==> run M: inputs <==
==> flow/design.v <==
module alu_top (
    input             clk,
    input      [15:0] a,
    input      [15:0] b,
    input      [2:0]  opcode,
    input      [1:0]  mode,
    output reg [31:0] result,
    output reg        eq
);
    reg [15:0] a_q;
    reg [15:0] b_q;
    reg [2:0]  opcode_q;
    reg [1:0]  mode_q;
    wire [31:0] alu_out;
    wire        alu_eq;
    ALU u_alu (.a(a_q), .b(b_q), .opcode(opcode_q), .mode(mode_q),
               .outALU(alu_out), .eq(alu_eq));
    always @(posedge clk) begin
        a_q      <= a;
        b_q      <= b;
        opcode_q <= opcode;
        mode_q   <= mode;
        result   <= alu_out;
        eq       <= alu_eq;
    end
endmodule

`timescale 1ns / 1ps
module logic_unit(a,b,opcode,outlu,eq);
input [15:0] a;
input [15:0] b;
input [2:0] opcode;
output [31:0] outlu;
output eq;
reg [31:0] outlu;
reg eq;
always@(a,b,opcode)
begin
	case(opcode)
	3'b000: outlu = {16'h0000, (a & b)};
	3'b001: outlu = {16'h0000, (a | b)};
	3'b010: outlu = {16'h0000, (a ^ b)};
	3'b011: outlu = {16'h0000, (~ a)};	
	default outlu = 32'h00000000;
	endcase
end
always@(a,b)
begin
	if( a == b) begin
	eq = 1;
	end
	else begin
	eq = 0;
	end
end
endmodule
`timescale 1ns / 1ps
module arith(a,b,opcode,outau);
input [15:0] a;
input [15:0] b;
input [2:0] opcode;
output [31:0] outau;
reg [31:0] outau;
always@(a,b,opcode)
begin
	case(opcode)
	3'b000: outau = {16'h0000, a + b};
	3'b001: outau = a * b;
	3'b010: if (a > b) begin
		outau = a - b;
		end
		else begin
		outau = b - a;
		end
	3'b011: if (a > b) begin
		outau = (b == 16'h0000) ? 32'hFFFFFFFF : a / b;
		end
		else begin
		outau = (a == 16'h0000) ? 32'hFFFFFFFF : b / a;
		end
	3'b100: outau = a + 1;
	3'b101: outau = a - 1;
	default outau = 32'h00000000;
	endcase
end
endmodule
`timescale 1ns / 1ps
module crypto(a,opcode,outcu);
input [15:0] a;
input [2:0] opcode;
output reg [31:0] outcu;
integer i;
always@(a,opcode)
begin
	outcu = 32'h00000000;
	case(opcode)
    3'b000: outcu = (a>>1) ^ a;
    3'b001: begin
        for (i=0; i<16; i=i+1) begin
        outcu[i] = ^(a>>i);  
    end
    end
	default outcu = 32'h00000000;
	endcase
end   
endmodule
`timescale 1ns / 1ps
module ALU( a, b, opcode, mode, outALU, eq);
input [15:0] a;
input [15:0] b;
input [2:0] opcode;
input [1:0] mode;
output [31:0] outALU;
output  eq;
reg [31:0] outALU;
reg eq;
wire [31:0] outau;
wire [31:0] outlu;
wire [31:0] outcu;
wire teq;
arith a1 (.a(a), .b(b), .opcode(opcode), .outau(outau));
logic_unit l1 (.a(a), .b(b), .opcode(opcode), .outlu(outlu), .eq(teq));
crypto d1 (.a(a),.opcode(opcode), .outcu(outcu));
always@(*)
begin
	if(mode == 2'b00) begin
	outALU = outlu;
	end
	else if (mode == 2'b01) begin
	outALU = outau;
	end
	else if (mode == 2'b10) begin
	outALU = outcu;
	end
	else begin
	outALU = 32'h00000000;
	end
	eq = teq;
end
endmodule
==> flow/run.sh <==
#!/bin/bash
# the make line also repeats each setting of config.mk as NAME=value (left out here)
make -C /OpenROAD-flow-scripts/flow DESIGN_CONFIG=/design/flow/config.mk WORK_HOME=/design/flow/orfs CLKGATE_MAP_FILE= finish
==> flow/config.mk <==
export PLATFORM = sky130hd
export DESIGN_NAME = alu_top
export DESIGN_NICKNAME = alu_top
export VERILOG_FILES = /design/flow/design.v
export SDC_FILE = /design/flow/constraint.sdc
export NUM_CORES = 4
export LEC_CHECK = 0
export ABC_AREA = 1
export CAP_MARGIN = 20
export CORE_MARGIN = 2
export CORE_UTILIZATION = 71
export SLEW_MARGIN = 20
==> flow/constraint.sdc <==
create_clock -name core_clock -period 113.0 [get_ports {clk}]
set_input_delay 22.6000 -clock core_clock [delete_from_list [all_inputs] [get_ports {clk}]]
set_output_delay 22.6000 -clock core_clock [all_outputs]
set_load 0.01 [all_outputs]
==> run D: changes against run M <==
- CAP_MARGIN: 20 -> 0
- CORE_MARGIN: 2 -> 4
- CORE_UTILIZATION: 71 -> 72
- CTS_CLUSTER_DIAMETER: default -> 362
- SETUP_SLACK_MARGIN: default -> 1.22
- SLEW_MARGIN: 20 -> 40
- TNS_END_PERCENT: default -> 85
==> flow/constraint.sdc (replaced) <==
create_clock -name core_clock -period 15.7 [get_ports {clk}]
set_input_delay 3.1400 -clock core_clock [delete_from_list [all_inputs] [get_ports {clk}]]
set_output_delay 3.1400 -clock core_clock [all_outputs]
set_load 0.01 [all_outputs]
==> run B: changes against run M <==
- CORE_MARGIN: 2 -> 6
- CORE_UTILIZATION: 71 -> 18
- CTS_CLUSTER_DIAMETER: default -> 369
- CTS_CLUSTER_SIZE: default -> 100
- PLACE_DENSITY: default -> 0.75
- SETUP_SLACK_MARGIN: default -> -2.0
- TNS_END_PERCENT: default -> 20
==> flow/constraint.sdc (replaced) <==
create_clock -name core_clock -period 90.0 [get_ports {clk}]
set_input_delay 18.0000 -clock core_clock [delete_from_list [all_inputs] [get_ports {clk}]]
set_output_delay 18.0000 -clock core_clock [all_outputs]
set_load 0.01 [all_outputs]
==> run R: changes against run M <==
- CAP_MARGIN: 20 -> 15
- CORE_UTILIZATION: 71 -> 68
- CTS_CLUSTER_DIAMETER: default -> 351
- MAX_ROUTING_LAYER: default -> met4
- SETUP_SLACK_MARGIN: default -> 0.66
- TNS_END_PERCENT: default -> 5
==> flow/constraint.sdc (replaced) <==
create_clock -name core_clock -period 72.0 [get_ports {clk}]
set_input_delay 14.4000 -clock core_clock [delete_from_list [all_inputs] [get_ports {clk}]]
set_output_delay 14.4000 -clock core_clock [all_outputs]
set_load 0.01 [all_outputs]
==> results <==
metric                                                              run D            run R                    run B                    run M
Result of the run                                  stopped before the end  failed layout checks  complete, no violations  complete, no violations
Last stage reached                                     detailed placement                -                        -                        -
Reasons for failing layout checks                                       -     setup timing                        -                        -
Crit start category                                                     -        flip-flop                flip-flop                flip-flop
Worst path depth                                                        -              624                      621                      620
Number of levels in the clock H-tree                                    -                3                        3                        3
Final-layout clock buffer total                                         -                9                        9                        9
Hold worst-path end                                                     -        result[3]                result[0]               result[11]
Final sum of negative setup slack                                       -         -3.67 ns                     0 ns                     0 ns
Placed inst area                                                        -       43700 um^2               42800 um^2               39600 um^2
Number of warning messages in the logs                                  -               97                       92                       94
Category of the worst setup path capture point                          -        flip-flop                flip-flop                flip-flop
Total die size                                                 57500 um^2       58800 um^2              226000 um^2               56400 um^2
Worst hold slack across all endpoints                                   -         0.793 ns                 0.778 ns                 0.786 ns
Category of the critical setup timing path                              -          reg2reg                  reg2reg                  reg2reg
Post-Route M1 WL                                                        -         49400 um                 55400 um                 46400 um
CP bufs+invs                                                            -              154                      127                      128
Wire length of the first global-routing pass                            -        198000 um                194000 um                180000 um
Most prevalent standard cell on the critical path                       -          a21oi_2                  nand2_1                  nand2_1
Std-Cell Rows                                                          84               87                      169                       85
